== red ==
## Cinema
module Cinema(input [17:0]SW, input clk, input rst, output reg [17:0]LEDR , input [3:0]KEY, output [7:0]HEX0,
			  output [7:0]HEX4, output [7:0]HEX5, output [7:0]HEX6, output [7:0]HEX7, output [7:0]HEX1, output [7:0]HEX2, output [7:0]HEX3);
Size: ~190 flip-flops, about 110 I/O pins, roughly 18000 sq um of cells after synthesis.
make LEC_CHECK=0 CAP_MARGIN=20 CORE_MARGIN=2 CORE_UTILIZATION=34 CTS_CLUSTER_DIAMETER=326 CTS_CLUSTER_SIZE=100 PLACE_DENSITY_LB_ADDON=0.29 SLEW_MARGIN=20 TNS_END_PERCENT=10 finish   # period 20.0 ns
run.sh (not shown) runs the stock make flow with config.mk's settings and CLKGATE_MAP_FILE=.
red was carried through to the last stage, and its layout satisfied the timing, DRC and antenna checks.
Relative to red, the following input files were edited for blue:
==> flow/config.mk <==
export PLATFORM = sky130hd
export DESIGN_NAME = Cinema
export DESIGN_NICKNAME = Cinema
export VERILOG_FILES = /design/flow/design.v
export SDC_FILE = /design/flow/constraint.sdc
export NUM_CORES = 4
export LEC_CHECK = 0
export ABC_AREA = 1
export CAP_MARGIN = 20
export CORE_MARGIN = 2
export CORE_UTILIZATION = 62
export CTS_CLUSTER_SIZE = 98
export SLEW_MARGIN = 20
==> flow/constraint.sdc <==
create_clock -name core_clock -period 10.8 [get_ports {clk}]
set_input_delay 2.1600 -clock core_clock [delete_from_list [all_inputs] [get_ports {clk}]]
set_output_delay 2.1600 -clock core_clock [all_outputs]
set_load 0.01 [all_outputs]
[summary]
In blue the implementation ran to completion but is not tape-out ready, as the final checks report setup timing. Summary of blue over red: instance count after placement with tap cells included climbed 95; post-route standard cell area excluding fillers climbed 6.5%; synthesized area dropped about 2.7%; adder and majority gate portion of the synthesized area climbed 0.26 points; setup slack of the critical path after layout dropped 3.37 ns. Sort red and blue by core utilization, descending, and blue comes first.
Inputs modified between blue and green:
-- flow/config.mk --
<<< blue, line 10
export CORE_MARGIN = 2
export CORE_UTILIZATION = 62
export CTS_CLUSTER_SIZE = 98
export SLEW_MARGIN = 20
>>> green, line 10
export CORE_MARGIN = 2
export CORE_UTILIZATION = 72
export CTS_CLUSTER_SIZE = 79
export HOLD_SLACK_MARGIN = 0.29
export PLACE_DENSITY_LB_ADDON = 0.01
export SLEW_MARGIN = 20
==> flow/constraint.sdc <==
create_clock -name core_clock -period 14.3 [get_ports {clk}]
set_input_delay 2.8600 -clock core_clock [delete_from_list [all_inputs] [get_ports {clk}]]
set_output_delay 2.8600 -clock core_clock [all_outputs]
set_load 0.01 [all_outputs]
==> results <==
green: it failed with a tool error in 5_1_grt, so there are no final results.
From blue to green, proportion of register bits with asynchronous set or reset after synthesis did not move at all.
green against blue: number of enable-type register cells in the synthesized netlist closely matched the old numbers; post-placement setup slack now larger; number of cells upsized or downsized after cts saw an increase; overall die area now smaller.
On number of top-level pins, green and blue are neck and neck.
Per the comparison of green with blue, number of placed cells counting well taps decreased 105; area figure in the yosys stat output stayed essentially flat; number of setup buffers added after CTS higher.

========
## job 2016
Cinema again, from the RTL that the note above started with.
==> flow/config.mk <==
export PLATFORM = sky130hd
export DESIGN_NAME = Cinema
export DESIGN_NICKNAME = Cinema
export VERILOG_FILES = /design/flow/design.v
export SDC_FILE = /design/flow/constraint.sdc
export NUM_CORES = 4
export LEC_CHECK = 0
export CAP_MARGIN = 20
export CORE_MARGIN = 6
export CORE_UTILIZATION = 40
export CTS_CLUSTER_DIAMETER = 272
export CTS_CLUSTER_SIZE = 12
export HOLD_SLACK_MARGIN = 0.26
export PLACE_DENSITY_LB_ADDON = 0.06
export SLEW_MARGIN = 20
==> flow/constraint.sdc <==
create_clock -name core_clock -period 20.0 [get_ports {clk}]
set_input_delay 4.0000 -clock core_clock [delete_from_list [all_inputs] [get_ports {clk}]]
set_output_delay 4.0000 -clock core_clock [all_outputs]
set_load 0.01 [all_outputs]
Setup changes, job 2016 to job 5582
Settings: CORE_UTILIZATION: 40 -> 70; ABC_AREA: unset -> 1; HOLD_SLACK_MARGIN: 0.26 -> 0.27; PLACE_DENSITY_LB_ADDON: 0.06 -> 0.29; CORE_MARGIN: 6 -> 2; CTS_CLUSTER_DIAMETER: 272 -> 326; TNS_END_PERCENT: unset -> 10; CTS_CLUSTER_SIZE: 12 -> 100.
==> results <==
Worst slew margin relative to its limit was higher in job 5582 than in job 2016. Between job 5582 and job 2016, it is job 5582 whose fraction of area in registers is higher, by 0.88 points. Final cell area excluding filler cells shrinks by a few percent when moving from job 2016 to job 5582. Of job 5582 and job 2016, it is job 5582 that has the higher post-layout net count. Going from job 2016 to job 5582, arithmetic-cell share of the synthesized area counting full adders, half adders and majority gates increased by 0.26 points relative to the old numbers, worst slack after detailed placement went up by 0.89 ns.
Input changes introduced in job 8544 (baseline for comparison: job 5582):
Settings: removing CTS_CLUSTER_DIAMETER (formerly 326); changing PLACE_DENSITY_LB_ADDON from 0.29 to 0.01; removing HOLD_SLACK_MARGIN (formerly 0.27); changing CORE_UTILIZATION from 70 to 72; removing ABC_AREA (formerly 1); removing CTS_CLUSTER_SIZE (formerly 100); removing TNS_END_PERCENT (formerly 10); changing the clock period (ns, I/O delays scaled along) from 20.0 to 14.5.
Results
Of job 5582 and job 8544, just one finished clean: job 5582.
Final checks on job 8544, whose flow otherwise completed, came back failing, citing negative setup slack.
Between job 8544 and job 5582, worst hold slack is higher for job 8544, job 5582 comes in under that.
In the flow results for job 8544 and job 5582, the sequential share of layout area is larger on job 5582.
| height of the die | job 5582 vs job 8544 | ≈ equal |
Edits applied to the flow inputs when going from job 8544 to job 9634:
Settings: ABC_AREA newly set to 1; SETUP_SLACK_MARGIN newly set to 3.27; CTS_CLUSTER_SIZE newly set to 72; the clock period (ns, I/O delays scaled along) changed from 14.5 to 11.6.
==> results <==
Job 9634 vs job 8544: placed cell count up. Comparing job 9634 against job 8544, there is no change at all in number of buffers added by the clock tree synthesis step. The log for job 9634 ends in global routing (5_1_grt) with error GRT-0232, so the run never completed. Job 9634 vs job 8544, die size went down by 2.6%.
Here is what was changed in the inputs of job 7523 compared with job 9634.
Settings: removing CTS_CLUSTER_SIZE (formerly 72); changing CORE_UTILIZATION from 72 to 40; removing ABC_AREA (formerly 1); removing SETUP_SLACK_MARGIN (formerly 3.27); removing PLACE_DENSITY_LB_ADDON (formerly 0.01); changing the clock period (ns, I/O delays scaled along) from 11.6 to 19.2.
Notes after the runs:
The final layout from job 7523, which completed every stage, passed the timing, DRC and antenna checks at the end of the flow. The lower core utilization at floorplan came out of job 7523. Summary of job 7523 over job 9634: placed cell count now smaller, area after synthesis went up 2.8%, average size of a mapped cell higher, placeable core region saw an increase, chip area moved up. Re synthesized netlist cell count: job 7523 is 248 down on job 9634. Post-cts sizing count ended up 122 lower on job 7523 than on job 9634. Job 7523 vs job 9634 on multiplexer share of the synthesized area: job 7523 is the higher one. Job 7523: chip area line of the yosys report 2.8% above job 9634.
